==> flow/design.v <==
`timescale 1ns / 1ps
module Scrambler(
    input wire Clk,
    input wire Reset,
	 input wire En,
    input MAC_Data,
    output wire Scrambled_data
    );
	 reg [6:0] seed;              
	 wire Xored_seed = seed[3] ^ seed [6];
	 assign Scrambled_data = Xored_seed ^ MAC_Data;	
	 always@ (posedge Clk)begin
		if (Reset || ~En) begin
			seed <= 7'b1111111; 			 
		end
		else if (En)begin
			seed <= {seed[5:0] , Xored_seed};
		end
	 end
endmodule
`timescale 1ns / 1ps
module Scrambler_control(
    input wire Clk,
    input wire MAC_Data,
    input wire Reset,
	 input wire En,
    output reg Out
    );
	 wire Scrambled_data;
	 reg start_scramble ;
	 reg [6:0] Preamble_signal_length;
	 reg [11:0] FIFO;
	 Scrambler scrambler (
    .Clk(Clk), 
    .Reset(Reset), 
    .En(start_scramble), 
    .MAC_Data(FIFO[0]), 
    .Scrambled_data(Scrambled_data)
    );
	 always@(posedge Clk) begin
		 if (~En || Reset ) begin
			Out <= 1'b0;	 
			Preamble_signal_length <= 7'b0;
			start_scramble <= 1'b0;
			FIFO <= 12'b0; 
		 end
		 else if ( Preamble_signal_length < 7'd12 )begin
			Out <= 1'b1;
			FIFO[Preamble_signal_length] <= MAC_Data;
			Preamble_signal_length <= Preamble_signal_length + 1'b1;
		 end
		 else if ( Preamble_signal_length < 7'd36 ) begin
			Out <= FIFO[0];
			FIFO <= {MAC_Data,FIFO[11:1]};
			Preamble_signal_length <= Preamble_signal_length + 1'b1; 
		 end
		 else if ( Preamble_signal_length < 7'd84 ) begin
			start_scramble <= 1'b1;	 
			Out <= Scrambled_data;
			FIFO <={MAC_Data,FIFO[11:1]};
			Preamble_signal_length <= Preamble_signal_length + 1'b1; 
		 end 
		 else begin 
			Out <= 1'b0;
			FIFO <= 12'b0;	 
		 end
	 end
endmodule
`timescale 1ns / 1ps
module Encoder(
    input wire Data,
    input wire Clk,
    input wire Reset,
	 input wire EN,
    output wire Out
    );
	 parameter datalen = 48;
	 parameter indexsize = $clog2(2*datalen); 
	 parameter FIFOsize =100;
	 reg [FIFOsize:1] FIFO,NextFIFO;  
	 reg [6:1] shift;
	 reg [indexsize:1] in_index;
    always@ (Data , FIFO , shift , in_index)begin	
			NextFIFO = FIFO >> 1;
			if (in_index >= 1 && in_index <= FIFOsize)
				NextFIFO[in_index] = (Data ^ shift[1] ^ shift[2] ^ shift[4] ^ shift[5 ]);
			if (in_index+1 <= FIFOsize)
				NextFIFO[in_index+1] = (Data ^ shift[1] ^ shift[4] ^ shift[5] ^ shift[6]);
	 end
	 always@ (posedge Clk)begin
		if(Reset == 1'b1 || ~EN)begin
			shift <= 6'b0;  
			FIFO <= {FIFOsize{1'b0}};
			in_index <= {indexsize{1'b0}};
		end
		else begin
			FIFO <= NextFIFO;
			in_index <= in_index + 1'b1;
			shift <= {Data,shift[6:2]};
		end
	 end
	 assign Out = FIFO[1];
endmodule
`timescale 1ns / 1ps
module convencoder_control(
    input Clk,
    input Reset,
    input En,
	 input Data,
    output kout
    );
	 wire encoded_data;
	 reg start_endcode ;
	 reg [5:0] Signal_length;
	 reg [3:0] Preamble_detection;
	 reg [8:0] Data_lenght;
	 wire enable;
	 Encoder conv (
    .Data(Data), 
    .Clk(Clk), 
    .Reset(Reset), 
    .EN(start_endcode), 
    .Out(encoded_data));
	 always@ (posedge Clk)begin
		if (Reset || ~En)begin 
			start_endcode <= 1'b0;
			Preamble_detection <= 4'b0;
			Signal_length <= 6'b0;
		   Data_lenght <= 9'b0;
		end
		else if (Preamble_detection < 4'd12 && Preamble_detection != 12 )begin
			if (Data)begin
				Preamble_detection <= Preamble_detection + 1'b1;
			end
			else begin
				Preamble_detection <= 4'b0;
				end
		end
		else if (Signal_length < 5'd24) begin
			Signal_length <=  Signal_length + 1'b1;
		end	
		else if(Data_lenght < 96 ) begin
			start_endcode <=1;
			Data_lenght <= Data_lenght + 1'b1;
		end
		else
			start_endcode <=0;
	 end
	 assign enable = (Signal_length == 24)? 1'b1: 1'b0;
	 assign kout = (Reset || ~En)? 1'b0 :
						(Preamble_detection < 4'd12)?((Data)?1'b1:1'b0):
						(Signal_length < 5'd24)? Data:
						(Data_lenght < 96)?encoded_data:1'b0;
endmodule
`timescale 1ns / 1ps
module interleaver(
	 input wire Clk,
	 input wire Data,
	 input wire Reset,
	 input wire EN,
	 input wire [11:0] Size,
	 output wire Out
	 );
	 parameter Ncbps = 48;
	 parameter Nbpsc = 1;
	 parameter coding_rate = 1/2;
	 parameter OFDM_symbol = 1/2;
	 reg [96:1] in_data;			 
	 wire [2:0] sym_size;		 
	 wire [8:0] index;			 
	 reg [7:0] counter;			 
	 reg [6:0] index_out;		 
	 wire [1:0] s;					 
	 reg [6:0]temp_k;				 
	 reg [6:0]temp_x;				 
	 reg [6:0]temp_i;				 
	 integer j;
	 assign s = (Nbpsc/2 > 1)?Nbpsc/2:1;     
	 assign sym_size = (counter < 95)? 2'd0:   
							 (counter < 143)? 2'd1:
							 (counter < 191)? 2'd2:2'd3;
	 always@ (posedge Clk) begin
		if (~EN || Reset)begin															 
			in_data <= 96'b0;
			counter <= 8'b0;
			index_out <= 7'b0;
			temp_k <= 7'b0;
		end
		else if(counter < 192) begin			 
			if (counter < 96)												 
				in_data[counter+1] <= Data;													 
			if(counter >= 47)
				index_out <= index_out + 1'b1;  
			else
				temp_k <= temp_k + 1'b1;  													  
			counter <= counter + 1'b1;
		end	
		else
			counter <= 8'd200; 																 
	 end  
	 assign index = lut(index_out-48*sym_size) + 48*sym_size +1; 	 
	 assign Out = (counter < 40) ? 1'b0:												 
					  (counter < 143)? in_data[index] : 1'b0;
	 function [6:0] lut;
		input [6:0] a;
		reg [6:0] f_i;
		reg [6:0] f_x;
		begin
			f_i = (Ncbps>>4)*(a[3:0])+(a>>4);
			f_x = (s == 1)? 1'b0:(f_i+Ncbps-((86*Ncbps)/256));
			lut = (a < 48) ? s*(f_i>>(s-1))+f_x : 7'd0;
		end
	 endfunction
endmodule
`timescale 1ns / 1ps
module control_interleaver(
    input Clk,
    input Reset,
    input En,
	 input Data,
    output reg Out
    );
	 wire interleaved_data ;
	 reg start_Interleaver ;
	 reg [5:0] Signal_length;
	 reg [3:0] Preamble_detection;
	 reg [8:0] Data_lenght;
	 reg [8:0] counter;
	 wire enable;
	 reg [35:0] shiftreg; 
	 wire [11:0] size;
	 assign size = 96;
	 reg [5:0] out_index;
	interleaver interleaver (
    .Clk(Clk), 
    .Data(Data), 
    .Reset(Reset), 
    .EN(start_Interleaver), 
    .Size(size), 
    .Out(interleaved_data)
    );
	 always@ (posedge Clk)begin
		if (Reset || ~En)begin 
			start_Interleaver <= 1'b0;
			Preamble_detection <= 4'b0;
			Signal_length <= 6'b0;
		   Data_lenght <= 9'b0;
			counter <= 9'b0;
			shiftreg <= 36'b0;
			Out <= 1'b0;
			out_index <= 6'b0;
		end
		else if (Preamble_detection < 4'd12 )begin
			if (Data)begin
				Preamble_detection <= Preamble_detection + 1'b1;
				Out <= 1'b0;
				shiftreg[Preamble_detection] <= 1'b1;
			end
			else begin
				Preamble_detection <= 4'b0;
				Out <= 1'b0;
				shiftreg[Preamble_detection] <= 1'b0;
				end
		end
		else if (Signal_length < 5'd24) begin
			Signal_length <=  Signal_length + 1'b1;
			shiftreg[Preamble_detection + Signal_length] <= Data;
			if (Signal_length > 5'd1)begin
				Out <= shiftreg[out_index];
				out_index <= out_index + 1'b1;
			end
		end	
		else if (Data_lenght < 9'd96 && counter < 14)begin
			counter <= counter + 1'b1;
			start_Interleaver <=1;
			Out <= shiftreg[out_index];
			out_index <= out_index + 1'b1;
		end
		else if(Data_lenght < 9'd96 && counter < 192 ) begin
			Out <= interleaved_data ;
			start_Interleaver <=1;
			Data_lenght <= Data_lenght + 1'b1;
		end
		else
			Out <= 1'b0;
	 end
	 assign enable = (Signal_length == 24)? 1'b1: 1'b0;
endmodule
`timescale 1ns / 1ps
module deinterleaver(
	 input wire Clk,
	 input wire Data,
	 input wire Reset,
	 input wire EN,
	 input wire [11:0] Size,
	 output wire Out
	 );
	 parameter Ncbps = 48;
	 parameter Nbpsc = 1;
	 parameter x = 16/Ncbps;
	 reg [96:1] in_data;
	 wire [2:0] sym_size;
	 wire [8:0] index;
	 reg [7:0] counter;
	 reg [6:0] k;
	 reg [6:0] index_out;
	 wire [1:0] s;
	 reg [6:0]temp_k;
	 reg [6:0]temp_x;
	 reg [6:0]temp_i;
	 integer j;
	 assign s = (Nbpsc/2 > 1)?Nbpsc/2:1;     
	 assign sym_size = (counter < 95)? 2'd0:
							 (counter < 143)? 2'd1:
							 (counter < 191)? 2'd2:2'd3;
	 always@ (posedge Clk) begin
		if (~EN || Reset)begin
			in_data <= 96'b0;
			counter <= 8'b0;
			index_out <= 7'b0;
			temp_k <= 7'b0;
		end
		else if(counter < 192) begin
			if (counter < 96)												 
				in_data[counter+1] <= Data;
			if(counter >= 47)
				index_out <= index_out + 1'b1;
			else
				temp_k <= temp_k + 1'b1; 
			counter <= counter + 1'b1;
		end	
		else
			counter <= 8'd200;
	 end  
	 assign index = (counter < 160)? lut(index_out-48*sym_size) + 48*sym_size +1 : 1'b0; 
	 assign Out = (counter < 40) ? 1'b0:
					  (counter < 143)? in_data[index] : 1'b0;
	 function [6:0] lut;
		input [6:0] a;
		begin
			lut = (a < 48) ? 16*a - (Ncbps-1)*((a*86)/256) : 7'd0;
		end
	 endfunction
endmodule
`timescale 1ns / 1ps
module control_deinterleaver(
    input Clk,
    input Reset,
    input En,
	 input Data,
    output reg Out
    );
	 wire deinterleaved_data ;
	 reg start_Denterleaver ;
	 reg [5:0] Signal_length;
	 reg [3:0] Preamble_detection;
	 reg [8:0] Data_lenght;
	 reg [8:0] counter;
	 wire enable;
	 reg [35:0] shiftreg; 
	 wire [11:0] size;
	 assign size = 96;
	 reg [5:0] out_index;
	 deinterleaver deinterleaver (
    .Clk(Clk), 
    .Data(Data), 
    .Reset(Reset), 
    .EN(start_Denterleaver), 
    .Size(size), 
    .Out(deinterleaved_data)
    );
	 always@ (posedge Clk)begin
		if (Reset || ~En)begin 
			start_Denterleaver <= 1'b0;
			Preamble_detection <= 4'b0;
			Signal_length <= 6'b0;
		   Data_lenght <= 9'b0;
			counter <= 9'b0;
			shiftreg <= 36'b0;
			Out <= 1'b0;
			out_index <= 6'b0;
		end
		else if (Preamble_detection < 4'd12 )begin
			if (Data)begin
				Preamble_detection <= Preamble_detection + 1'b1;
				Out <= 1'b0;
				shiftreg[Preamble_detection] <= 1'b1;
			end
			else begin
				Preamble_detection <= 4'b0;
				Out <= 1'b0;
				shiftreg[Preamble_detection] <= 1'b0;
				end
		end
		else if (Signal_length < 5'd24) begin
			Signal_length <=  Signal_length + 1'b1;
			shiftreg[Preamble_detection + Signal_length] <= Data;
			end
		else if (Data_lenght < 9'd96 && counter < 48)begin
			counter <= counter + 1'b1;
			start_Denterleaver <=1;
			if (counter > 12)begin
				Out <= shiftreg[out_index];
				out_index <= out_index + 1'b1;
			end
		end
		else if(Data_lenght < 9'd96 && counter < 192 ) begin
			Out <= deinterleaved_data ;
			start_Denterleaver <=1;
			Data_lenght <= Data_lenght + 1'b1;
		end
		else
			Out <= 1'b0;
	 end
	 assign enable = (Signal_length == 24)? 1'b1: 1'b0;
endmodule
`timescale 1ns / 1ps
module Viterbidecoder(
    input wire Data,
    input wire Clk,
	 input wire EN,
    input wire Reset,
    output wire Out
    );
	 parameter in_size = 96;
	 parameter out_sise = 48;
	 reg flag_outputmod;									 
	 reg [47:0] outreg;     							 
	 reg [10:1] counter; 								 
	 reg [in_size-1:0] FIFO;							 
	 reg [6:1] CS,NS;        
	 reg [2:1] out0,out1,cost0,cost1;   			  
	 reg flag;												  
	 always@ (posedge Clk) begin
		if (Reset == 1'b1 || ~EN)	begin
			CS <= 6'b0;
			outreg <=48'b0;
			flag_outputmod <=0;
			counter <= 10'b0;
			FIFO <= {in_size{1'b0}};
			flag <=0;
		end
		else if ( counter < in_size && flag == 0 ) begin
			FIFO[counter] <= Data;
			if (counter == in_size -1)
				flag <=1;
			else	
				counter <= counter + 1'b1;
		end
		else if ( counter < 2*in_size && flag == 1)begin
					if (counter >= in_size && counter < in_size + 48)	 
						outreg[counter-in_size] <= CS[6];
					CS <= NS;
				   FIFO <= FIFO >> 2;
					counter <= counter + 1;
		end
		else if ( counter < (2*in_size+out_sise) && flag == 1) begin
			 flag_outputmod <=1;
			 outreg <= outreg>>1;
		end
	 end
	always@(*) begin
			out0[1] = 1'b0 ^ CS[1] ^ CS[2] ^ CS[4] ^ CS[5];
			out0[2] = 1'b0 ^ CS[1] ^ CS[4] ^ CS[5] ^ CS[6];
			cost0 = (FIFO[1]^out0[1]) + (FIFO[2]^out0[2]);
			out1[1] = 1'b1 ^ CS[1] ^ CS[2] ^ CS[4] ^ CS[5];
			out1[2] = 1'b1 ^ CS[1] ^ CS[4] ^ CS[5] ^ CS[6];
			cost1 = (FIFO[1]^out1[1]) + (FIFO[2]^out1[2]); 
			if(cost0 <= cost1)
				NS = {1'b0,CS[6:2]};
			else
				NS = {1'b1,CS[6:2]};
	end
	 assign Out = outreg[0];
endmodule
`timescale 1ns / 1ps
module viterbicontrol(
    input Clk,
    input Reset,
    input En,
	 input Data,
    output reg Out
    );
	 wire viterbied_data ;
	 reg start_Viterbi ;
	 reg [5:0] Signal_length;
	 reg [3:0] Preamble_detection;
	 reg [8:0] Data_lenght;
	 reg [8:0] counter;
	 wire enable;
	 reg [35:0] shiftreg; 
	 Viterbidecoder Viterbi (
    .Data(Data), 
    .Clk(Clk), 
    .EN(start_Viterbi), 
    .Reset(Reset), 
    .Out(viterbied_data)
    );
	 always@ (posedge Clk)begin
		if (Reset || ~En)begin 
			start_Viterbi <= 1'b0;
			Preamble_detection <= 4'b0;
			Signal_length <= 6'b0;
		   Data_lenght <= 9'b0;
			counter <= 9'b0;
			shiftreg <= 36'b0;
			Out <= 1'b0;
		end
		else if (Preamble_detection < 4'd12 )begin
			if (Data)begin
				Preamble_detection <= Preamble_detection + 1'b1;
				Out <= 1'b0;
				shiftreg[Preamble_detection] <= 1'b1;
			end
			else begin
				Preamble_detection <= 4'b0;
				Out <= 1'b0;
				shiftreg[Preamble_detection] <= 1'b0;
				end
		end
		else if (Signal_length < 5'd24) begin
			Signal_length <=  Signal_length + 1'b1;
			Out <= 1'b0;
			shiftreg[Preamble_detection + Signal_length] <= Data;
		end	
		else if (Data_lenght < 9'd96 && counter < 156)begin
			Out <= 1'b0;
			start_Viterbi <=1;
			Data_lenght <= Data_lenght + 1'b1;
			counter <= counter + 1'b1;
		end
		else if(counter < 156)
			counter <= counter + 1'b1;
		else if (Signal_length == 5'd24 && counter < 192) begin
			Out <= shiftreg[0];
			shiftreg <= shiftreg >> 1 ;
			counter <= counter + 1'b1;
			Data_lenght <= 9'b0;		
		end
		else if(Data_lenght < 9'd96 && counter == 192 ) begin
			Out <= viterbied_data ;
			start_Viterbi <=1;
			Data_lenght <= Data_lenght + 1'b1;
		end
		else
			Out <= 1'b0;
	 end
	 assign enable = (Signal_length == 24)? 1'b1: 1'b0;
endmodule
`timescale 1ns / 1ps
module Descrambler(
    input wire Clk,
    input wire Reset,
    input wire Scrambled_Data,
    input wire En,
    output wire Descrambled_Data
    );
	 reg [2:0] counter_intial_seed;
	 reg [6:0] seed;
	 assign Descrambled_Data = (counter_intial_seed > 7'd6)?Scrambled_Data^seed[6]^seed[3]:1'b0;
	 always@(posedge Clk)begin
		if( ~En || Reset )begin
			seed <= 7'b0;
			counter_intial_seed <= 3'b0;
		end
		else if ( En )begin 
			if (counter_intial_seed < 3'd7)begin
				seed <= {seed[5:0],Scrambled_Data};
				counter_intial_seed <= counter_intial_seed+1;
			end 
			else 
				seed <= { seed[5:0] , seed[6]^seed[3] };
		end
	 end
endmodule
`timescale 1ns / 1ps
module Descrambler_control(
    input Clk,
    input Reset,
    input En,
	 input Data,
    output reg Out
    );
	 wire Descrambled_data;
	 reg start_Descramble ;
	 reg [5:0] Signal_length;
	 reg [3:0] Preamble_detection;
	 reg [6:0] Data_lenght;
	Descrambler descrambler (
		 .Clk(Clk), 
		 .Reset(Reset), 
		 .Scrambled_Data(Data), 
		 .En(start_Descramble), 
		 .Descrambled_Data(Descrambled_data)
		 ); 
	 always@ (posedge Clk)begin
		if (Reset || ~En)begin 
			start_Descramble <= 1'b0;
			Preamble_detection <= 4'b0;
			Signal_length <= 6'b0;
		   Data_lenght <= 7'b0;
			Out <= 1'b0;
		end
		else if (Preamble_detection < 4'd12 )begin
			if (Data)begin
				Preamble_detection <= Preamble_detection + 1'b1;
				Out <= 1'b0;
			end
			else
				Preamble_detection <= 4'b0;
		end
		else if (Signal_length < 5'd24) begin
			Signal_length <=  Signal_length + 1'b1;
			Out <= Data;
		end	
		else if(Data_lenght < 6'd48 ) begin
			Out <= Descrambled_data;
			start_Descramble <=1;
			Data_lenght <= Data_lenght + 1'b1;
		end
		else
			Out <= 1'b0;
	 end
endmodule
`timescale 1ns / 1ps
module Topmodule(
    input wire Clk,
    input wire Data,
    input wire Reset,
    input wire En,
    output reg Out
    );
	 wire Out_scrambler;
	 wire Out_descrambler;
	 wire Out_convendcoder;
	 wire Out_viterbi;
	 wire Out_interleaver;
	 wire Out_deinterleaver;
	 reg [9:0] counter;
	 Scrambler_control Scrambler (
    .Clk(Clk), 
    .MAC_Data(Data), 
    .Reset(Reset), 
    .En(En), 
    .Out(Out_scrambler)
    );
	 convencoder_control convendcoder (
    .Clk(Clk), 
    .Reset(Reset), 
    .En(En), 
    .Data(Out_scrambler), 
    .kout(Out_convendcoder)
    );
	 control_interleaver interleaved (
    .Clk(Clk), 
    .Reset(Reset), 
    .En(En), 
    .Data(Out_convendcoder), 
    .Out(Out_interleaver)
    );
	 control_deinterleaver deinterleaved (
    .Clk(Clk), 
    .Reset(Reset), 
    .En(En), 
    .Data(Out_interleaver), 
    .Out(Out_deinterleaver) 
    );
	 viterbicontrol vit (
    .Data(Out_deinterleaver), 
    .Clk(Clk), 
    .En(En), 
    .Reset(Reset), 
    .Out(Out_viterbi)
    );
	 Descrambler_control Descrambler (
    .Clk(Clk),  
    .Reset(Reset), 
    .En(En), 
    .Data(Out_viterbi), 
    .Out(Out_descrambler)
    );
	always@ (posedge Clk)begin
		if(~En || Reset) begin
			Out <= 1'b0;
			counter <= 10'b0;
		end
		else 
			Out <= Out_descrambler;
	end
endmodule
==> flow/run.sh <==
#!/bin/bash
# the make line also repeats each setting of config.mk as NAME=value (left out here)
make -C /OpenROAD-flow-scripts/flow DESIGN_CONFIG=/design/flow/config.mk WORK_HOME=/design/flow/orfs CLKGATE_MAP_FILE= finish
==> flow/config.mk <==
export PLATFORM = sky130hd
export DESIGN_NAME = Topmodule
export DESIGN_NICKNAME = Topmodule
export VERILOG_FILES = /design/flow/design.v
export SDC_FILE = /design/flow/constraint.sdc
export NUM_CORES = 4
export LEC_CHECK = 0
export ABC_AREA = 1
export CAP_MARGIN = 20
export CORE_MARGIN = 2
export CORE_UTILIZATION = 71
export CTS_CLUSTER_DIAMETER = 363
export CTS_CLUSTER_SIZE = 17
export MAX_ROUTING_LAYER = met4
export SETUP_SLACK_MARGIN = -0.47
export SLEW_MARGIN = 20
==> flow/constraint.sdc <==
create_clock -name core_clock -period 8.02 [get_ports {Clk}]
set_input_delay 1.6040 -clock core_clock [delete_from_list [all_inputs] [get_ports {Clk}]]
set_output_delay 1.6040 -clock core_clock [all_outputs]
set_load 0.01 [all_outputs]
==> qor.csv, run 1 <==
metric,value,unit
Max stage delay on crit path,590,ps
crit path max fanout,5,
drt first-iter violations,5796,
vias per inst,6.16,
Worst-Margin Slew,1130,ps
Clk pwr share,0.389,
I/O pins,5,
vias,48866,
top cells by count,"nand2_1, inv_1, dfxtp_1, o21ai_0, nor2_1",
Sequential Power Share,0.596,
Pre-Place Util,0.714,
sw power,1.44,mW
Die ar.,69300,um^2
hold_buf cts,0,
switch share,0.221,
CP startpoint kind,flop,
xor/xnor share,0.0150,
CP Capture Type,flop,
synth unique cells,62,
post-synth top area share,0.329,
Yosys top cell by instances,nand2_1,
FF-to-FF End,deinterleaved.Out,
Post-synth ARST share,0,
Slowest cell on crit path,fa_1,
"area leader, netlist",dfxtp_1,
period utilization,1.16,
worst vdd ir,0.174,mV
worst rel slew slack,0.247,
GPL Wtd Cong,0.988,
Syn Nets,7450,
antenna violations before repair,1,
Fillers,5589,
final hold violations,0,
Basic Gates by Area,0.263,
Post-DRT Antenna Nets,0,
Worst Hold End,Descrambler.descrambler.seed[6],
Tmin final,9330,ps
power in the clock group,2.54,mW
ant diodes,0,
All-Layer GR Usage,0.376,
termination of the worst setup path,deinterleaved.Out,
Final WS setup,-1310,ps
Worst Hold Depth,2,
LEAKAGE,18.7,nW
clock skew,19.1,ps
Fail Reasons,negative setup slack,
vias in the first global route,44794,
Top pwr grp,sequential cells,
tool warning count,65,
Latency at later pin,630,ps
launch point of the worst path,deinterleaved.deinterleaver.counter[1],
final WL,131000,um
num rows,95,
cell-internal power,5.08,mW
DRC,0,
WP data arrival,9900,ps
CTS tree,done,
worst hold start,Descrambler.descrambler.seed[5],
Synthesized registers,783,
final setup fails,1,
Seq group,3.89,mW
"Largest delay share family, worst path",adder cells,
status,finished with violations,
sequential share of the synthesized area,0.329,
"CTS clk-pin slew, worst paths",80,ps
Clock Path Buffers,3,
ys flop type,dfxtp_1,
Synth Area in Compound Gates,0.236,
pin count of the biggest net entering global routing,112,
ys cells,7262,
combinational cell power,0.0932,mW
detailed-router iteration count before antenna repair,6,
CTS Buf Count,52,
Max Clk Rate,0.107,GHz
Slew Limit Fails,0,
HPWL Detailed,87300,um
die height,263,um
Comb pwr share,0.014,
Avg WL per Cell,16.5,um
I/O Buffers,4,
flip-flops with a built-in enable,0,
GR Overflow Total,0,
total negative setup slack,-1310,ps
Adders+Majority by Area,0.0520,
Synth Area per Inst,6.57,um^2
placed insts,7869,
WP buf/inv,11,
area delta synth->final,4.64,%
Die W,263,um
Top logic family,simple AND/OR/NAND/NOR gates,
Stages on worst setup path,58,
max cap viols,0,
clk sinks,783,
Mux cell area share,0.000420,
Yosys chip area,47700,um^2
dpl ws,-1490,ps
Hold/Removal Path Class,flop to flop,
PwrDens,131,nW/um^2
power after layout,6.52,mW
Worst R2R Start,deinterleaved.deinterleaver.counter[1],
Crit Path Category,flop to flop,
first-pass GRT wire length,217000,um
Max H-tree Level,2,
synth top area cells,"dfxtp_1, nand2_1, o21ai_0",
most frequent CP cell,nand2_1,
synthesized cell area,47700,um^2
Layout Cells excl Fill,7927,
core area,66800,um^2
Root Buffer,clkbuf_16,
R2R setup slack,-1310,ps
Syn. warnings,13,
crit path DRT,8580,ps
nets@finish,7241,
Gate Count Post-Synth,7262,
Min Hold Slack,411,ps
RSZ-0062 raised after global routing,true,
worst r2r path cells,58,
## final cells by class
| type | count | area (um^2) | area share |
|---|---|---|---|
| clock buffer | 54 | 1330 | 0.0266 |
| multi-input combinational | 5158 | 27300 | 0.547 |
| tap | 873 | 1090 | 0.0219 |
| sequential | 783 | 15700 | 0.314 |
| clock inverter | 1 | 16.3 | 0.000326 |
| inverter | 930 | 3490 | 0.0700 |
| timing repair buffer | 128 | 978 | 0.0196 |
## timing repair
| item | CTS | global route |
|---|---|---|
| setup endpoints to repair | 1 | 1 |
| resized | 12 | 7 |
| buffers inserted | 1 | 1 |
| pin swaps | 7 | 5 |
## metrics by stage
step | cell area [um^2] | utilization
2_1_floorplan | 47800 | -
3_3_place_gp | 48400 | 0.725
3_5_place_dp | 48400 | 0.725
4_1_cts | 49900 | 0.746
5_1_grt | 49900 | 0.747
6_report | 49900 | 0.747
## per-layer routing
metal	wire [um]	global-route usage	up-vias	part of all wire
met3	11100	0.0420	388	0.085
li1	-	-	23954	-
met5	0	-	-	0
met2	59500	0.604	2190	0.45
met4	4810	0.134	0	0.037
met1	55400	0.492	22334	0.42
==> run 2: changes to the inputs <==
ABC_AREA = default   (was 1)
CAP_MARGIN = 40   (was 20)
CELL_PAD_IN_SITES_GLOBAL_PLACEMENT = 0   (was default)
CORE_UTILIZATION = 70   (was 71)
CTS_CLUSTER_DIAMETER = 172   (was 363)
CTS_CLUSTER_SIZE = default   (was 17)
HOLD_SLACK_MARGIN = -0.07   (was default)
MAX_ROUTING_LAYER = default   (was met4)
PLACE_DENSITY = 0.36   (was default)
SETUP_SLACK_MARGIN = -0.66   (was -0.47)
clock period = 8.33 ns   (was 8.02 ns; I/O delays follow)
==> run 2 against run 1 <==
Via count decreased by 9.9%. Hold slack got worse by 1.7 ps. Maximum frequency fell by 1.1%. Combinational power fell by 17%. Non-clock buffer count increased by 53. Critical path depth is 16 lower. Critical path type unchanged. Clock power up 52%. Cell area grew 1.5%. Total power up 18%. The layout still fails its checks (negative setup slack). Sequential share of layout area decreased by 0.46 points. Synthesized cell count shrank 19%.
==> qor.csv, run 2 <==
metric,value,unit,change
Slew Limit Fails,0,,unchanged
Synthesized registers,783,,unchanged
Latency at later pin,650,ps,was 630 ps
Mux cell area share,0.0823,,was 0.000420
"Largest delay share family, worst path",adder cells,,unchanged
Max Clk Rate,0.106,GHz,was 0.107 GHz
num rows,94,,was 95
vias,44047,,was 48866
max cap viols,0,,unchanged
worst rel slew slack,0.349,,was 0.247
Die W,261,um,was 263 um
Tmin final,9440,ps,was 9330 ps
detailed-router iteration count before antenna repair,7,,was 6
"area leader, netlist",dfxtp_1,,unchanged
switch share,0.218,,was 0.221
Top logic family,simple AND/OR/NAND/NOR gates,,unchanged
clk sinks,783,,unchanged
R2R setup slack,-1110,ps,was -1310 ps
vias in the first global route,40399,,was 44794
most frequent CP cell,fa_1,,was nand2_1
combinational cell power,0.0777,mW,was 0.0932 mW
Final WS setup,-1110,ps,was -1310 ps
CP startpoint kind,flop,,unchanged
Syn. warnings,13,,unchanged
LEAKAGE,17.1,nW,was 18.7 nW
Synth Area per Inst,7.90,um^2,was 6.57 um^2
worst r2r path cells,42,,was 58
nets@finish,5891,,was 7241
Min Hold Slack,409,ps,was 411 ps
period utilization,1.13,,was 1.16
Yosys chip area,46300,um^2,was 47700 um^2
Top pwr grp,the clock network,,was sequential cells
ys cells,5866,,was 7262
I/O pins,5,,unchanged
Pre-Place Util,0.706,,was 0.714
CP Capture Type,flop,,unchanged
GPL Wtd Cong,0.916,,was 0.988
crit path max fanout,4,,was 5
Root Buffer,clkbuf_16,,unchanged
cell-internal power,6.01,mW,was 5.08 mW
Worst Hold Depth,1,,was 2
Adders+Majority by Area,0.0536,,was 0.0520
crit path DRT,8870,ps,was 8580 ps
Fail Reasons,negative setup slack,,unchanged
Post-synth ARST share,0,,unchanged
Basic Gates by Area,0.224,,was 0.263
Max stage delay on crit path,520,ps,was 590 ps
Comb pwr share,0.010,,was 0.014
sequential share of the synthesized area,0.338,,was 0.329
CTS Buf Count,85,,was 52
final setup fails,1,,unchanged
synth top area cells,"dfxtp_1, nand2_1, a21oi_1",,"was dfxtp_1, nand2_1, o21ai_0"
clock skew,26.5,ps,was 19.1 ps
Max H-tree Level,3,,was 2
first-pass GRT wire length,205000,um,was 217000 um
Syn Nets,6054,,was 7450
FF-to-FF End,deinterleaved.Out,,unchanged
dpl ws,-1170,ps,was -1490 ps
Yosys top cell by instances,dfxtp_1,,was nand2_1
Synth Area in Compound Gates,0.212,,was 0.236
WP data arrival,9970,ps,was 9900 ps
worst vdd ir,0.158,mV,was 0.174 mV
die height,261,um,was 263 um
antenna violations before repair,0,,was 1
Worst-Margin Slew,966,ps,was 1130 ps
drt first-iter violations,5059,,was 5796
vias per inst,6.64,,was 6.16
synth unique cells,103,,was 62
Sequential Power Share,0.488,,was 0.596
Slowest cell on crit path,fa_1,,unchanged
sw power,1.68,mW,was 1.44 mW
hold_buf cts,0,,unchanged
Seq group,3.75,mW,was 3.89 mW
Crit Path Category,flop to flop,,unchanged
Gate Count Post-Synth,5866,,was 7262
ant diodes,0,,unchanged
area delta synth->final,9.33,%,was 4.64%
termination of the worst setup path,deinterleaved.Out,,unchanged
Hold/Removal Path Class,flop to flop,,unchanged
Stages on worst setup path,42,,was 58
Die ar.,68300,um^2,was 69300 um^2
xor/xnor share,0.0413,,was 0.0150
top cells by count,"dfxtp_1, nand2_1, nor2_1, a21oi_1, o21ai_0",,"was nand2_1, inv_1, dfxtp_1, o21ai_0, nor2_1"
post-synth top area share,0.338,,was 0.329
core area,65600,um^2,was 66800 um^2
flip-flops with a built-in enable,0,,unchanged
ys flop type,dfxtp_1,,unchanged
Worst Hold End,Scrambler.scrambler.seed[6],,was Descrambler.descrambler.seed[6]
synthesized cell area,46300,um^2,was 47700 um^2
Clock Path Buffers,3,,unchanged
Clk pwr share,0.502,,was 0.389
DRC,0,,unchanged
worst hold start,Scrambler.scrambler.seed[5],,was Descrambler.descrambler.seed[5]
pin count of the biggest net entering global routing,150,,was 112
final hold violations,0,,unchanged
power in the clock group,3.86,mW,was 2.54 mW
launch point of the worst path,deinterleaved.deinterleaver.counter[1],,unchanged
I/O Buffers,4,,unchanged
HPWL Detailed,83600,um,was 87300 um
"CTS clk-pin slew, worst paths",60,ps,was 80 ps
tool warning count,65,,unchanged
Worst R2R Start,deinterleaved.deinterleaver.counter[1],,unchanged
status,finished with violations,,unchanged
final WL,127000,um,was 131000 um
All-Layer GR Usage,0.359,,was 0.376
Post-DRT Antenna Nets,0,,unchanged
CTS tree,done,,unchanged
Avg WL per Cell,19.2,um,was 16.5 um
RSZ-0062 raised after global routing,true,,unchanged
GR Overflow Total,0,,unchanged
WP buf/inv,7,,was 11
PwrDens,152,nW/um^2,was 131 nW/um^2
-- run 2: metrics by stage --
stage,setup TNS [ps],instances,instance area [um^2],utilization,power [mW]
global placement,-1060,6427,47000,0.716,3.90
floorplan,-916,5866,46500,-,3.88
global route,-1390,6633,50700,0.772,7.86
detailed placement,-1170,6458,47400,0.722,3.91
finish,-1110,6633,50700,0.772,7.68
CTS,-1240,6619,50300,0.767,7.70
-- run 2: timing repair --
item                                    in CTS  in global routing
buffers inserted                             8                  3
endpoints found under the setup margin       1                  1
resized                                     10                 21
pin swaps                                   34                 26
-- run 2: per-layer routing --
metal  vias to the layer above  GRT usage  share of wire
li1                      20816          -              -
met1                     20717      0.477           0.42
met2                      2101      0.591           0.47
met3                       413     0.0548          0.080
met4                         0      0.134          0.035
met5                         -          0              0
-- run 2: layout make-up --
class                      instances  area, um^2
multi-input combinational       4509       28900
sequential                       783       15700
fill                            4987       15000
clock buffer                     123        2500
timing repair buffer             181        1640
tap                              864        1080
inverter                         143         537
clock inverter                    30         329
==> run 3: changes to the inputs <==
CAP_MARGIN = 15   (was 40)
CELL_PAD_IN_SITES_GLOBAL_PLACEMENT = default   (was 0)
CORE_ASPECT_RATIO = 0.87   (was default)
CORE_UTILIZATION = 72   (was 70)
CTS_CLUSTER_DIAMETER = 46   (was 172)
CTS_CLUSTER_SIZE = 100   (was default)
HOLD_SLACK_MARGIN = -0.09   (was -0.07)
MAX_ROUTING_LAYER = met4   (was default)
PLACE_DENSITY = 0.35   (was 0.36)
SETUP_SLACK_MARGIN = 2.59   (was -0.66)
TNS_END_PERCENT = 45   (was default)
clock period = 8.69 ns   (was 8.33 ns; I/O delays follow)
==> run 3 against run 2 <==
First-iteration DRC count up 6.1%. Via count decreased by 0.86%. Sequential share of layout area increased by 0.28 points. Clock-buffer cell count fell by 26. Clock power barely moved. Cell count decreased by 1.2%. The layout still fails its checks (negative setup slack). Core utilization grew 1.9 points. Die area shrank 2.7%. Hold slack lost 0.51 ps. Global-route usage increased by 1.6 points.
==> qor.csv, run 3 <==
metric,value,unit,change
Syn. warnings,13,,unchanged
detailed-router iteration count before antenna repair,19,,was 7
first-pass GRT wire length,202000,um,was 205000 um
Worst Hold End,Scrambler.scrambler.seed[5],,was Scrambler.scrambler.seed[6]
pin count of the biggest net entering global routing,108,,was 150
Stages on worst setup path,45,,was 42
Top logic family,simple AND/OR/NAND/NOR gates,,unchanged
Mux cell area share,0.0823,,unchanged
crit path DRT,9290,ps,was 8870 ps
ys flop type,dfxtp_1,,unchanged
final setup fails,1,,unchanged
WP buf/inv,7,,unchanged
vias per inst,6.66,,was 6.64
Fillers,4505,,was 4987
clock skew,29.8,ps,was 26.5 ps
ys cells,5866,,unchanged
Root Buffer,clkbuf_16,,unchanged
switch share,0.239,,was 0.218
core area,63500,um^2,was 65600 um^2
termination of the worst setup path,deinterleaved.Out,,unchanged
Post-synth ARST share,0,,unchanged
CTS tree,done,,unchanged
launch point of the worst path,deinterleaved.deinterleaver.counter[1],,unchanged
Die W,276,um,was 261 um
xor/xnor share,0.0413,,unchanged
DRC,0,,unchanged
period utilization,1.08,,was 1.13
"Largest delay share family, worst path",adder cells,,unchanged
num rows,86,,was 94
final WL,125000,um,was 127000 um
R2R setup slack,-680,ps,was -1110 ps
I/O pins,5,,unchanged
Fail Reasons,negative setup slack,,unchanged
dpl ws,-850,ps,was -1170 ps
Worst-Margin Slew,1170,ps,was 966 ps
Pre-Place Util,0.730,,was 0.706
GPL Wtd Cong,0.972,,was 0.916
crit path max fanout,3,,was 4
Synthesized registers,783,,unchanged
flip-flops with a built-in enable,0,,unchanged
Final WS setup,-680,ps,was -1110 ps
CP startpoint kind,flop,,unchanged
Clock Path Buffers,3,,unchanged
status,finished with violations,,unchanged
hold_buf cts,0,,unchanged
Max stage delay on crit path,520,ps,about the same
Latency at later pin,670,ps,was 650 ps
Seq group,3.59,mW,was 3.75 mW
GR Overflow Total,0,,unchanged
worst rel slew slack,0.217,,was 0.349
cell-internal power,5.75,mW,was 6.01 mW
Sequential Power Share,0.476,,was 0.488
Comb pwr share,0.010,,about the same
Die ar.,66400,um^2,was 68300 um^2
worst vdd ir,0.183,mV,was 0.158 mV
drt first-iter violations,5366,,was 5059
Yosys chip area,46300,um^2,unchanged
worst r2r path cells,45,,was 42
synthesized cell area,46300,um^2,unchanged
clk sinks,783,,unchanged
Max H-tree Level,3,,unchanged
Top pwr grp,the clock network,,unchanged
HPWL Detailed,80400,um,was 83600 um
Synth Area in Compound Gates,0.212,,unchanged
RSZ-0062 raised after global routing,true,,unchanged
Synth Area per Inst,7.90,um^2,unchanged
Gate Count Post-Synth,5866,,unchanged
All-Layer GR Usage,0.375,,was 0.359
final hold violations,0,,unchanged
max cap viols,0,,unchanged
Worst Hold Depth,1,,unchanged
top cells by count,"dfxtp_1, nand2_1, nor2_1, a21oi_1, o21ai_0",,unchanged
Worst R2R Start,deinterleaved.deinterleaver.counter[1],,unchanged
total negative setup slack,-680,ps,was -1110 ps
die height,241,um,was 261 um
PwrDens,150,nW/um^2,was 152 nW/um^2
power in the clock group,3.88,mW,was 3.86 mW
power after layout,7.55,mW,was 7.68 mW
"CTS clk-pin slew, worst paths",70,ps,was 60 ps
area delta synth->final,8.36,%,was 9.33%
Tmin final,9370,ps,was 9440 ps
CTS Buf Count,85,,unchanged
worst hold start,Scrambler.scrambler.seed[4],,was Scrambler.scrambler.seed[5]
I/O Buffers,4,,unchanged
"area leader, netlist",dfxtp_1,,unchanged
sequential share of the synthesized area,0.338,,unchanged
synth unique cells,103,,unchanged
most frequent CP cell,fa_1,,unchanged
Post-DRT Antenna Nets,0,,unchanged
nets@finish,5832,,was 5891
Max Clk Rate,0.107,GHz,was 0.106 GHz
Syn Nets,6054,,unchanged
Adders+Majority by Area,0.0536,,unchanged
combinational cell power,0.0741,mW,
Slowest cell on crit path,fa_2,,was fa_1
Avg WL per Cell,19.1,um,was 19.2 um
FF-to-FF End,deinterleaved.Out,,unchanged
post-synth top area share,0.338,,unchanged
vias,43667,,was 44047
LEAKAGE,16.9,nW,was 17.1 nW
antenna violations before repair,0,,unchanged
Hold/Removal Path Class,flop to flop,,unchanged
CP Capture Type,flop,,unchanged
Clk pwr share,0.514,,was 0.502
sw power,1.80,mW,was 1.68 mW
tool warning count,70,,was 65
Slew Limit Fails,0,,unchanged
Basic Gates by Area,0.224,,unchanged
synth top area cells,"dfxtp_1, nand2_1, a21oi_1",,unchanged
Crit Path Category,flop to flop,,unchanged
Yosys top cell by instances,dfxtp_1,,unchanged
WP data arrival,9970,ps,about the same
vias in the first global route,39673,,was 40399
Min Hold Slack,409,ps,about the same
run 3: final cells by class:
type | count | area, um^2 | area share
sequential | 783 | 15700 | 0.312
antenna | 1 | 2.50 | 0.0000498
clock inverter | 61 | 781 | 0.0156
clock buffer | 97 | 2240 | 0.0447
inverter | 143 | 539 | 0.0107
tap | 836 | 1050 | 0.0208
multi-input combinational | 4509 | 28900 | 0.576
timing repair buffer | 122 | 986 | 0.0196
run 3: layer usage:
metal  vias up  GRT usage  routed length, um
met3       317     0.0611              11600
met5         -          -                  0
met2      2170      0.573              56100
met4         0      0.112               3350
li1      20742          -                  -
met1     20438      0.512              54000
run 3: per-stage QoR:
step                      std cells   util  area (um^2)
after floorplan                5866      -        46500
after global placement         6381  0.737        46800
after detailed placement       6381  0.737        46800
after CTS                      6542  0.787        49900
after global routing           6551  0.791        50200
final                          6552  0.791        50200
run 3: timing repair:
action                     CTS  global route
resized                     19            26
buffers inserted             3             6
setup endpoints to repair    8            73
pin swaps                   44            27
==> run 4: changes to the inputs <==
ABC_AREA = 1   (was default)
CAP_MARGIN = 0   (was 15)
CORE_ASPECT_RATIO = default   (was 0.87)
CORE_UTILIZATION = 71   (was 72)
CTS_CLUSTER_DIAMETER = 338   (was 46)
CTS_CLUSTER_SIZE = 17   (was 100)
HOLD_SLACK_MARGIN = default   (was -0.09)
PLACE_DENSITY = default   (was 0.35)
SETUP_SLACK_MARGIN = default   (was 2.59)
TNS_END_PERCENT = default   (was 45)
clock period = 7.84 ns   (was 8.69 ns; I/O delays follow)
==> run 4 against run 3 <==
The layout still fails its checks (negative setup slack). Largest cell class unchanged. Hold slack improved by 2.2 ps. Non-clock buffer count up 22. First-iteration DRC count grew 5.3%. Cell count rose by 21%. Critical path type unchanged.
==> qor.csv, run 4 <==
metric,value,unit,change
status,finished with violations,,unchanged
Fail Reasons,negative setup slack,,unchanged
clk sinks,783,,unchanged
Post-synth ARST share,0,,unchanged
hold_buf cts,0,,unchanged
LEAKAGE,18.8,nW,was 16.9 nW
crit path max fanout,5,,was 3
Adders+Majority by Area,0.0520,,was 0.0536
Post-DRT Antenna Nets,0,,unchanged
Min Hold Slack,411,ps,was 409 ps
ant diodes,0,,was 1
most frequent CP cell,nand2_2,,was fa_1
Tmin final,9670,ps,was 9370 ps
final WL,132000,um,was 125000 um
Top logic family,simple AND/OR/NAND/NOR gates,,unchanged
Top pwr grp,sequential cells,,was the clock network
I/O Buffers,4,,unchanged
Worst R2R Start,deinterleaved.deinterleaver.counter[0],,was deinterleaved.deinterleaver.counter[1]
max cap viols,0,,unchanged
vias per inst,6.17,,was 6.66
Basic Gates by Area,0.263,,was 0.224
ys flop type,dfxtp_1,,unchanged
Die ar.,69300,um^2,was 66400 um^2
Gate Count Post-Synth,7262,,was 5866
GPL Wtd Cong,0.972,,about the same
worst hold start,Scrambler.scrambler.seed[0],,was Scrambler.scrambler.seed[4]
combinational cell power,0.0955,mW,
RSZ-0062 raised after global routing,true,,unchanged
Comb pwr share,0.014,,was 0.010
All-Layer GR Usage,0.376,,was 0.375
sw power,1.49,mW,was 1.80 mW
total negative setup slack,-1830,ps,was -680 ps
Pre-Place Util,0.714,,was 0.730
placed insts,7870,,was 6381
switch share,0.223,,was 0.239
Layout Cells excl Fill,7945,,was 6552
Synth Area in Compound Gates,0.236,,was 0.212
CP Capture Type,flop,,unchanged
synthesized cell area,47700,um^2,was 46300 um^2
num rows,95,,was 86
vias,48988,,was 43667
pin count of the biggest net entering global routing,112,,was 108
Clk pwr share,0.391,,was 0.514
dpl ws,-1720,ps,was -850 ps
Hold/Removal Path Class,flop to flop,,unchanged
core area,66800,um^2,was 63500 um^2
Slew Limit Fails,0,,unchanged
power in the clock group,2.61,mW,was 3.88 mW
Sequential Power Share,0.595,,was 0.476
Fillers,5529,,was 4505
launch point of the worst path,deinterleaved.deinterleaver.counter[0],,was deinterleaved.deinterleaver.counter[1]
worst rel slew slack,0.231,,was 0.217
synth unique cells,62,,was 103
Max Clk Rate,0.103,GHz,was 0.107 GHz
clock skew,30.3,ps,was 29.8 ps
tool warning count,65,,was 70
Final WS setup,-1830,ps,was -680 ps
WP data arrival,10220,ps,was 9970 ps
Stages on worst setup path,57,,was 45
R2R setup slack,-1830,ps,was -680 ps
Max stage delay on crit path,560,ps,was 520 ps
GR Overflow Total,0,,unchanged
die height,263,um,was 241 um
ys cells,7262,,was 5866
Worst-Margin Slew,1150,ps,was 1170 ps
"Largest delay share family, worst path",adder cells,,unchanged
drt first-iter violations,5649,,was 5366
vias in the first global route,44636,,was 39673
Crit Path Category,flop to flop,,unchanged
nets@finish,7257,,was 5832
power after layout,6.69,mW,was 7.55 mW
termination of the worst setup path,deinterleaved.Out,,unchanged
synth top area cells,"dfxtp_1, nand2_1, o21ai_0",,"was dfxtp_1, nand2_1, a21oi_1"
first-pass GRT wire length,217000,um,was 202000 um
Mux cell area share,0.000420,,was 0.0823
CTS Buf Count,52,,was 85
"area leader, netlist",dfxtp_1,,unchanged
Yosys chip area,47700,um^2,was 46300 um^2
Worst Hold Depth,2,,was 1
PwrDens,133,nW/um^2,was 150 nW/um^2
Synthesized registers,783,,unchanged
sequential share of the synthesized area,0.329,,was 0.338
worst vdd ir,0.171,mV,was 0.183 mV
antenna violations before repair,0,,unchanged
"CTS clk-pin slew, worst paths",80,ps,was 70 ps
top cells by count,"nand2_1, inv_1, dfxtp_1, o21ai_0, nor2_1",,"was dfxtp_1, nand2_1, nor2_1, a21oi_1, o21ai_0"
Seq group,3.98,mW,was 3.59 mW
FF-to-FF End,deinterleaved.Out,,unchanged
area delta synth->final,5.08,%,was 8.36%
Slowest cell on crit path,fa_1,,was fa_2
Syn. warnings,13,,unchanged
cell-internal power,5.20,mW,was 5.75 mW
Die W,263,um,was 276 um
Clock Path Buffers,3,,unchanged
WP buf/inv,11,,was 7
worst r2r path cells,57,,was 45
crit path DRT,8390,ps,was 9290 ps
detailed-router iteration count before antenna repair,7,,was 19
CTS tree,done,,unchanged
post-synth top area share,0.329,,was 0.338
Latency at later pin,630,ps,was 670 ps
Avg WL per Cell,16.6,um,was 19.1 um
period utilization,1.23,,was 1.08
Syn Nets,7450,,was 6054
Max H-tree Level,2,,was 3
CP startpoint kind,flop,,unchanged
Yosys top cell by instances,nand2_1,,was dfxtp_1
xor/xnor share,0.0150,,was 0.0413
final setup fails,1,,unchanged
Root Buffer,clkbuf_16,,unchanged
Worst Hold End,Scrambler.scrambler.seed[1],,was Scrambler.scrambler.seed[5]
final hold violations,0,,unchanged
DRC,0,,unchanged
flip-flops with a built-in enable,0,,unchanged
Synth Area per Inst,6.57,um^2,was 7.90 um^2
HPWL Detailed,87300,um,was 80400 um
I/O pins,5,,unchanged
==> run 4: through the flow <==
| stage | utilization | cell area (um^2) |
|---|---|---|
| 6_report | 0.750 | 50100 |
| 5_1_grt | 0.750 | 50100 |
| 4_1_cts | 0.748 | 49900 |
| 3_5_place_dp | 0.725 | 48500 |
| 3_3_place_gp | 0.725 | 48500 |
| 2_1_floorplan | - | 47800 |
==> run 4: layout make-up <==
cell class / count / area [um^2] / share of cell area
tap: 873 / 1090 / 0.0218
inverter: 930 / 3500 / 0.0698
timing repair buffer: 144 / 1090 / 0.0218
clock buffer: 54 / 1330 / 0.0265
multi-input combinational: 5158 / 27400 / 0.547
clock inverter: 3 / 33.8 / 0.000674
sequential: 783 / 15700 / 0.313
==> run 4: what timing repair did <==
item / in CTS / in global routing
cloned: 0 / 0
setup endpoints to repair: 1 / 1
gates resized: 13 / 28
pin swaps: 11 / 44
setup buffers: 9 / 9
==> run 4: metal layers <==
metal,GRT usage,part of all wire,up-vias
met2,0.608,0.46,2209
li1,-,-,23982
met5,-,0,-
met3,0.0469,0.085,331
met1,0.492,0.42,22466
met4,0.119,0.032,0
==> run 5: changes to the inputs <==
CAP_MARGIN = 20   (was 0)
CORE_ASPECT_RATIO = 0.5   (was default)
CORE_UTILIZATION = 72   (was 71)
CTS_CLUSTER_DIAMETER = default   (was 338)
CTS_CLUSTER_SIZE = 97   (was 17)
HOLD_SLACK_MARGIN = 0.29   (was default)
MAX_ROUTING_LAYER = default   (was met4)
PLACE_DENSITY = 0.43   (was default)
SLEW_MARGIN = 0   (was 20)
clock period = 6.21 ns   (was 7.84 ns; I/O delays follow)
==> run 5 against run 4 <==
Still fails the layout checks on negative setup slack. Die area down 1.2%. Critical path depth unchanged. Combinational power rose by 29%. Critical path type unchanged. Synthesized area unchanged. Sequential cell count is the same. Core utilization rose by 3.9 points.
==> qor.csv, run 5 <==
metric,value,unit,change
status,finished with violations,,unchanged
Fail Reasons,negative setup slack,,unchanged
LEAKAGE,19.5,nW,was 18.8 nW
RSZ-0062 raised after global routing,true,,unchanged
worst vdd ir,0.236,mV,was 0.171 mV
final core occ,0.790,,was 0.750
HPWL Detailed,93600,um,was 87300 um
power after layout,9.91,mW,was 6.69 mW
Fillers,4808,,was 5529
Top logic family,simple AND/OR/NAND/NOR gates,,unchanged
Seq group,5.02,mW,was 3.98 mW
CTS Buf Count,72,,was 52
ys cells,7262,,unchanged
CP startpoint kind,flop,,unchanged
Slew Limit Fails,0,,unchanged
final setup fails,1,,unchanged
Max H-tree Level,3,,was 2
FF-to-FF End,deinterleaved.Out,,unchanged
WP data arrival,10060,ps,was 10220 ps
Placed Instance Area,48700,um^2,was 48500 um^2
clock skew,22.6,ps,was 30.3 ps
DRC,0,,unchanged
Crit Path Category,flop to flop,,unchanged
"CTS clk-pin slew, worst paths",80,ps,about the same
detailed-router iteration count before antenna repair,9,,was 7
cell-internal power,7.71,mW,was 5.20 mW
Sequential Power Share,0.507,,was 0.595
first-pass GRT wire length,231000,um,was 217000 um
Pre-Place Util,0.731,,was 0.714
synth unique cells,62,,unchanged
antenna violations before repair,1,,was 0
post-synth top area share,0.329,,unchanged
core area,65200,um^2,was 66800 um^2
"Largest delay share family, worst path",adder cells,,unchanged
CP Capture Type,flop,,unchanged
"area leader, netlist",dfxtp_1,,unchanged
Avg WL per Cell,17.8,um,was 16.6 um
I/O Buffers,4,,unchanged
drt first-iter violations,7224,,was 5649
worst r2r path cells,57,,unchanged
Worst-Margin Slew,1080,ps,was 1150 ps
Syn. warnings,13,,unchanged
Synth Area in Compound Gates,0.236,,unchanged
Yosys chip area,47700,um^2,unchanged
Synth Area per Inst,6.57,um^2,unchanged
I/O pins,5,,unchanged
sequential share of the synthesized area,0.329,,unchanged
R2R setup slack,-3260,ps,was -1830 ps
switch share,0.222,,was 0.223
Clock Path Buffers,3,,unchanged
crit path DRT,6800,ps,was 8390 ps
Slowest cell on crit path,fa_1,,unchanged
die height,186,um,was 263 um
tool warning count,65,,unchanged
pin count of the biggest net entering global routing,114,,was 112
num rows,66,,was 95
synthesized cell area,47700,um^2,unchanged
ys flop type,dfxtp_1,,unchanged
top cells by count,"nand2_1, inv_1, dfxtp_1, o21ai_0, nor2_1",,unchanged
Seq. cell area,15700,um^2,unchanged
Tmin final,9470,ps,was 9670 ps
Yosys top cell by instances,nand2_1,,unchanged
period utilization,1.52,,was 1.23
vias in the first global route,47984,,was 44636
Worst Hold End,Descrambler.descrambler.seed[5],,was Scrambler.scrambler.seed[1]
CTS tree,done,,unchanged
GR Overflow Total,0,,unchanged
cell area after layout,51500,um^2,was 50100 um^2
combinational cell power,0.123,mW,was 0.0955 mW
Final WS setup,-3260,ps,was -1830 ps
most frequent CP cell,nand2_1,,was nand2_2
power in the clock group,4.76,mW,was 2.61 mW
worst hold start,Descrambler.descrambler.seed[4],,was Scrambler.scrambler.seed[0]
Worst Hold Depth,2,,unchanged
Syn Nets,7450,,unchanged
GPL Wtd Cong,0.988,,was 0.972
worst rel slew slack,0.282,,was 0.231
final hold violations,0,,unchanged
Gate Count Post-Synth,7262,,unchanged
Comb pwr share,0.012,,was 0.014
Die ar.,68400,um^2,was 69300 um^2
Mux cell area share,0.000420,,unchanged
area delta synth->final,8.00,%,was 5.08%
Post-DRT Antenna Nets,0,,unchanged
flip-flops with a built-in enable,0,,unchanged
Synthesized registers,783,,unchanged
termination of the worst setup path,deinterleaved.Out,,unchanged
final WL,143000,um,was 132000 um
Basic Gates by Area,0.263,,unchanged
PwrDens,192,nW/um^2,was 133 nW/um^2
Logic cell area,27400,um^2,about the same
nets@finish,7300,,was 7257
xor/xnor share,0.0150,,unchanged
synth top area cells,"dfxtp_1, nand2_1, o21ai_0",,unchanged
vias per inst,6.41,,was 6.17
Hold/Removal Path Class,flop to flop,,unchanged
vias,51592,,was 48988
launch point of the worst path,deinterleaved.deinterleaver.counter[1],,was deinterleaved.deinterleaver.counter[0]
Post-synth ARST share,0,,unchanged
Clk pwr share,0.480,,was 0.391
Top pwr grp,sequential cells,,unchanged
Max Clk Rate,0.106,GHz,was 0.103 GHz
Stages on worst setup path,57,,unchanged
max cap viols,0,,unchanged
dpl ws,-3600,ps,was -1720 ps
WP buf/inv,10,,was 11
sw power,2.19,mW,was 1.49 mW
clk sinks,783,,unchanged
All-Layer GR Usage,0.402,,was 0.376
Root Buffer,clkbuf_16,,unchanged
Worst R2R Start,deinterleaved.deinterleaver.counter[1],,was deinterleaved.deinterleaver.counter[0]
crit path max fanout,5,,unchanged
Die W,368,um,was 263 um
Adders+Majority by Area,0.0520,,unchanged
Max stage delay on crit path,540,ps,was 560 ps
Latency at later pin,670,ps,was 630 ps
run 5: layout make-up:
class	count	share of cell area
Timing Repair Buffer	167	0.0274
Tap cell	884	0.0215
Inverter	930	0.0678
Sequential cell	783	0.304
Clock buffer	101	0.0408
Antenna cell	1	0.0000486
Clock inverter	27	0.00666
Multi-Input combinational cell	5158	0.531
run 5: layer usage:
layer	vias to the layer above	global-route usage	wire, um
li1	24122	-	-
met1	23557	0.508	56900
met2	3293	0.670	65600
met3	620	0.0698	15000
met4	0	0.191	5870
met5	-	0	0
run 5: per-stage QoR:
| step | instances | hold slack [ps] | TNS, ps |
|---|---|---|---|
| 6_report | 8051 | 412 | -3260 |
| 5_1_grt | 8051 | 430 | -3720 |
| 4_1_cts | 8040 | 416 | -3280 |
| 3_5_place_dp | 7909 | 402 | -3600 |
| 3_3_place_gp | 7908 | 395 | -3240 |
| 2_1_floorplan | 7262 | 388 | -2930 |
run 5: timing repair:
item,in CTS,in global routing
gates cloned,0,0
buffers inserted,3,3
hold buffers,0,0
pin swaps,15,21
setup endpoints to repair,1,2
gates resized,16,21
==> run 6: changes to the inputs <==
CAP_MARGIN = 5   (was 20)
CORE_ASPECT_RATIO = default   (was 0.5)
CORE_UTILIZATION = 71   (was 72)
CTS_CLUSTER_DIAMETER = 224   (was default)
CTS_CLUSTER_SIZE = 17   (was 97)
HOLD_SLACK_MARGIN = default   (was 0.29)
MAX_ROUTING_LAYER = met4   (was default)
PLACE_DENSITY = default   (was 0.43)
SLEW_MARGIN = 20   (was 0)
clock period = 8.02 ns   (was 6.21 ns; I/O delays follow)
==> run 6 against run 5 <==
Still fails the layout checks on negative setup slack. Via count fell by 5.1%. First-iteration DRC count fell by 25%. Sequential cell count did not move. Wire length fell by 8.7%. Non-clock buffer count fell by 40. Clock skew fell by 4.2 ps. Critical path depth rose by 1. Core utilization fell by 4.3 points. Cell area fell by 3.1%. Maximum frequency rose by 1.4%. Critical path type unchanged.
==> qor.csv, run 6 <==
metric,value,unit,change
Yosys top cell by instances,nand2_1,,unchanged
pin count of the biggest net entering global routing,112,,was 114
clock skew,18.4,ps,was 22.6 ps
Root Buffer,clkbuf_16,,unchanged
worst hold start,Descrambler.descrambler.seed[5],,was Descrambler.descrambler.seed[4]
worst r2r path cells,58,,was 57
first-pass GRT wire length,217000,um,was 231000 um
Seq. cell area,15700,um^2,unchanged
launch point of the worst path,deinterleaved.deinterleaver.counter[1],,unchanged
nets@finish,7240,,was 7300
met3 wire length,11300,um,was 15000 um
Clk pwr share,0.389,,was 0.480
vias in the first global route,44794,,was 47984
max cap viols,0,,unchanged
Post-DRT Antenna Nets,0,,unchanged
cell-internal power,5.08,mW,was 7.71 mW
All-Layer GR Usage,0.376,,was 0.402
crit path DRT,8580,ps,was 6800 ps
final WL,131000,um,was 143000 um
WP buf/inv,11,,was 10
detailed-router iteration count before antenna repair,8,,was 9
vias,48972,,was 51592
WP data arrival,9900,ps,was 10060 ps
tool warning count,66,,was 65
"Largest delay share family, worst path",adder cells,,unchanged
Max Clk Rate,0.107,GHz,was 0.106 GHz
Min Hold Slack,411,ps,was 412 ps
sequential share of the synthesized area,0.329,,unchanged
Sequential Power Share,0.596,,was 0.507
Fillers,5592,,was 4808
I/O Buffers,4,,unchanged
power in the clock group,2.54,mW,was 4.76 mW
most frequent CP cell,nand2_1,,unchanged
CP Capture Type,flop,,unchanged
top cells by count,"nand2_1, inv_1, dfxtp_1, o21ai_0, nor2_1",,unchanged
Logic cell area,27300,um^2,was 27400 um^2
antenna violations before repair,1,,unchanged
Tmin final,9330,ps,was 9470 ps
period utilization,1.16,,was 1.52
Avg WL per Cell,16.5,um,was 17.8 um
Synth Area in Compound Gates,0.236,,unchanged
switch share,0.221,,was 0.222
crit path max fanout,5,,unchanged
sw power,1.44,mW,was 2.19 mW
Gate Count Post-Synth,7262,,unchanged
Seq group,3.89,mW,was 5.02 mW
Worst-Margin Slew,1140,ps,was 1080 ps
area delta synth->final,4.61,%,was 8.00%
Pre-Place Util,0.714,,was 0.731
termination of the worst setup path,deinterleaved.Out,,unchanged
worst rel slew slack,0.240,,was 0.282
LEAKAGE,18.7,nW,was 19.5 nW
Worst Hold Depth,2,,unchanged
Slowest cell on crit path,fa_1,,unchanged
status,finished with violations,,unchanged
Final WS setup,-1310,ps,was -3260 ps
Die ar.,69300,um^2,was 68400 um^2
FF-to-FF End,deinterleaved.Out,,unchanged
synth top area cells,"dfxtp_1, nand2_1, o21ai_0",,unchanged
Synthesized registers,783,,unchanged
final setup fails,1,,unchanged
flip-flops with a built-in enable,0,,unchanged
Synth Area per Inst,6.57,um^2,unchanged
wl on met1,55200,um,was 56900 um
ys flop type,dfxtp_1,,unchanged
Yosys chip area,47700,um^2,unchanged
highest routed layer,met4,,unchanged
num rows,95,,was 66
Top pwr grp,sequential cells,,unchanged
Fail Reasons,negative setup slack,,unchanged
"CTS clk-pin slew, worst paths",80,ps,about the same
synth unique cells,62,,unchanged
ys cells,7262,,unchanged
drt first-iter violations,5451,,was 7224
CP startpoint kind,flop,,unchanged
PwrDens,131,nW/um^2,was 192 nW/um^2
synthesized cell area,47700,um^2,unchanged
Max stage delay on crit path,590,ps,was 540 ps
Slew Limit Fails,0,,unchanged
vias per inst,6.18,,was 6.41
Mux cell area share,0.000420,,unchanged
"area leader, netlist",dfxtp_1,,unchanged
Comb pwr share,0.014,,was 0.012
Latency at later pin,640,ps,was 670 ps
Syn Nets,7450,,unchanged
R2R setup slack,-1310,ps,was -3260 ps
core area,66800,um^2,was 65200 um^2
Crit Path Category,flop to flop,,unchanged
CTS tree,done,,unchanged
Adders+Majority by Area,0.0520,,unchanged
GPL Wtd Cong,0.988,,about the same
Clock Path Buffers,3,,unchanged
Post-synth ARST share,0,,unchanged
RSZ-0062 raised after global routing,true,,unchanged
Stages on worst setup path,58,,was 57
Layout Cells excl Fill,7927,,was 8051
xor/xnor share,0.0150,,unchanged
GR Overflow Total,0,,unchanged
worst vdd ir,0.177,mV,was 0.236 mV
clk sinks,783,,unchanged
Die W,263,um,was 368 um
Top logic family,simple AND/OR/NAND/NOR gates,,unchanged
post-synth top area share,0.329,,unchanged
met2 routed WL,59800,um,was 65600 um
combinational cell power,0.0936,mW,
CTS Buf Count,52,,was 72
Max H-tree Level,2,,was 3
power after layout,6.52,mW,was 9.91 mW
Syn. warnings,13,,unchanged
HPWL Detailed,87300,um,was 93600 um
Hold/Removal Path Class,flop to flop,,unchanged
Worst Hold End,Descrambler.descrambler.seed[6],,was Descrambler.descrambler.seed[5]
final hold violations,0,,unchanged
Worst R2R Start,deinterleaved.deinterleaver.counter[1],,unchanged
Basic Gates by Area,0.263,,unchanged
die height,263,um,was 186 um
placed insts,7869,,was 7909
I/O pins,5,,unchanged
DRC,0,,unchanged
run 6: layer usage:
metal	GRT usage	up-vias
li1	-	23959
met1	0.492	22401
met2	0.604	2247
met3	0.0420	365
met4	0.134	0
met5	-	-
run 6: through the flow:
| step | cell area [um^2] | setup slack [ps] | TNS [ps] | util |
|---|---|---|---|---|
| 3_5_place_dp | 48400 | -1490 | -1490 | 0.725 |
| 2_1_floorplan | 47800 | -1120 | -1120 | - |
| 6_report | 49900 | -1310 | -1310 | 0.747 |
| 4_1_cts | 49900 | -1350 | -1350 | 0.746 |
| 3_3_place_gp | 48400 | -1380 | -1380 | 0.725 |
| 5_1_grt | 49900 | -1950 | -1950 | 0.747 |
run 6: final cells by class:
cell class	instances	share of cell area
Tap cell	873	0.0219
Antenna cell	1	0.0000502
Inverter	930	0.0700
Multi-Input combinational cell	5158	0.548
Sequential cell	783	0.314
Clock inverter	1	0.000326
Timing Repair Buffer	127	0.0193
Clock buffer	54	0.0267
run 6: repair_timing:
| item | 4_1_cts | 5_1_grt |
|---|---|---|
| buffers inserted | 1 | 1 |
| resized | 12 | 7 |
| hold buffers | 0 | 0 |
| endpoints found under the setup margin | 1 | 1 |
| pin swaps | 7 | 5 |
==> run 7: changes to the inputs <==
ABC_AREA = default   (was 1)
CAP_MARGIN = 20   (was 5)
CORE_UTILIZATION = 52   (was 71)
CTS_CLUSTER_DIAMETER = default   (was 224)
CTS_CLUSTER_SIZE = 96   (was 17)
MAX_ROUTING_LAYER = default   (was met4)
clock period = 9.01 ns   (was 8.02 ns; I/O delays follow)
==> run 7 against run 6 <==
Still fails the layout checks on negative setup slack. Setup slack better by 960 ps. Highest routed layer unchanged. Synthesized cell count down 19%. Clock skew up 13 ps. Sequential cell count unchanged. Critical endpoint unchanged. Hold slack worse by 5.9 ps. Sequential share of layout area down 0.39 points. Die area up 32%. Cell count down 13%. Wire length about the same.
==> qor.csv, run 7 <==
metric,value,unit,change
launch point of the worst path,deinterleaved.deinterleaver.counter[1],,unchanged
Worst Hold Depth,1,,was 2
Pre-Place Util,0.524,,was 0.714
final setup fails,1,,unchanged
tool warning count,61,,was 66
LEAKAGE,16.9,nW,was 18.7 nW
"area leader, netlist",dfxtp_1,,unchanged
synthesized cell area,46300,um^2,was 47700 um^2
vias per inst,6.14,,was 6.18
period utilization,1.04,,was 1.16
status,finished with violations,,unchanged
I/O pins,5,,unchanged
termination of the worst setup path,deinterleaved.Out,,unchanged
power after layout,7.21,mW,was 6.52 mW
Yosys chip area,46300,um^2,was 47700 um^2
Top logic family,simple AND/OR/NAND/NOR gates,,unchanged
drt first-iter violations,3575,,was 5451
Hold/Removal Path Class,flop to flop,,unchanged
sw power,1.60,mW,was 1.44 mW
Basic Gates by Area,0.224,,was 0.263
clk sinks,783,,unchanged
total negative setup slack,-352,ps,was -1310 ps
vias,42327,,was 48972
Max H-tree Level,3,,was 2
Synth Area per Inst,7.90,um^2,was 6.57 um^2
Worst R2R Start,deinterleaved.deinterleaver.counter[1],,unchanged
CTS tree,done,,unchanged
RSZ-0062 raised after global routing,true,,unchanged
final core occ,0.572,,was 0.747
Die W,302,um,was 263 um
Final WS setup,-352,ps,was -1310 ps
Max stage delay on crit path,540,ps,was 590 ps
Slew Limit Fails,0,,unchanged
vias in the first global route,39619,,was 44794
max cap viols,0,,unchanged
most frequent CP cell,ha_4,,was nand2_1
area delta synth->final,9.06,%,was 4.61%
Top pwr grp,the clock network,,was sequential cells
Synth Area in Compound Gates,0.212,,was 0.236
CP Capture Type,flop,,unchanged
PwrDens,143,nW/um^2,was 131 nW/um^2
worst rel slew slack,0.228,,was 0.240
Avg WL per Cell,19.0,um,was 16.5 um
worst r2r path cells,46,,was 58
Root Buffer,clkbuf_16,,unchanged
flip-flops with a built-in enable,0,,unchanged
num rows,109,,was 95
nets@finish,5851,,was 7240
Crit Path Category,flop to flop,,unchanged
CTS Buf Count,90,,was 52
WP data arrival,9910,ps,was 9900 ps
Syn Nets,6054,,was 7450
Gate Count Post-Synth,5866,,was 7262
Syn. warnings,13,,unchanged
synth top area cells,"dfxtp_1, nand2_1, a21oi_1",,"was dfxtp_1, nand2_1, o21ai_0"
combinational cell power,0.0718,mW,was 0.0936 mW
ant diodes,0,,was 1
Post-DRT Antenna Nets,0,,unchanged
placed insts,6711,,was 7869
GR Overflow Total,0,,unchanged
Fail Reasons,negative setup slack,,unchanged
Post-synth ARST share,0,,unchanged
Seq group,3.47,mW,was 3.89 mW
clock skew,31.6,ps,was 18.4 ps
Tmin final,9360,ps,was 9330 ps
antenna violations before repair,1,,unchanged
top cells by count,"dfxtp_1, nand2_1, nor2_1, a21oi_1, o21ai_0",,"was nand2_1, inv_1, dfxtp_1, o21ai_0, nor2_1"
FF-to-FF End,deinterleaved.Out,,unchanged
final hold violations,0,,unchanged
dpl ws,-425,ps,was -1490 ps
Mux cell area share,0.0823,,was 0.000420
[run 7: routing by layer]
layer | GRT usage | vias to the layer above | wire, um
met5 | 0 | - | 0
met2 | 0.462 | 1104 | 61000
met1 | 0.383 | 20237 | 59700
met3 | 0.0328 | 235 | 6040
li1 | - | 20751 | -
met4 | 0.0894 | 0 | 3940
[run 7: repair_timing]
action | CTS | global route
setup buffers | 22 | 2
resized | 20 | 13
pin swaps | 44 | 23
cloned | 0 | 0
setup endpoints to repair | 1 | 1
[run 7: per-stage QoR]
| stage | instance area [um^2] | hold slack (ps) |
|---|---|---|
| after global placement | 47200 | 392 |
| after global routing | 50500 | 421 |
| after detailed placement | 47200 | 394 |
| final | 50500 | 405 |
| after CTS | 50400 | 407 |
| after floorplan | 46500 | 386 |
[run 7: area by class of cell]
class	instances	area, um^2	area share
Clock buffer	126	2610	0.0517
Sequential cell	783	15700	0.310
Clock inverter	30	303	0.00599
Timing Repair Buffer	136	1050	0.0208
Multi-Input combinational cell	4509	28900	0.572
Tap cell	1165	1460	0.0289
Inverter	143	539	0.0107
Power figures rest on the tool's default switching activity, not on a simulated workload.
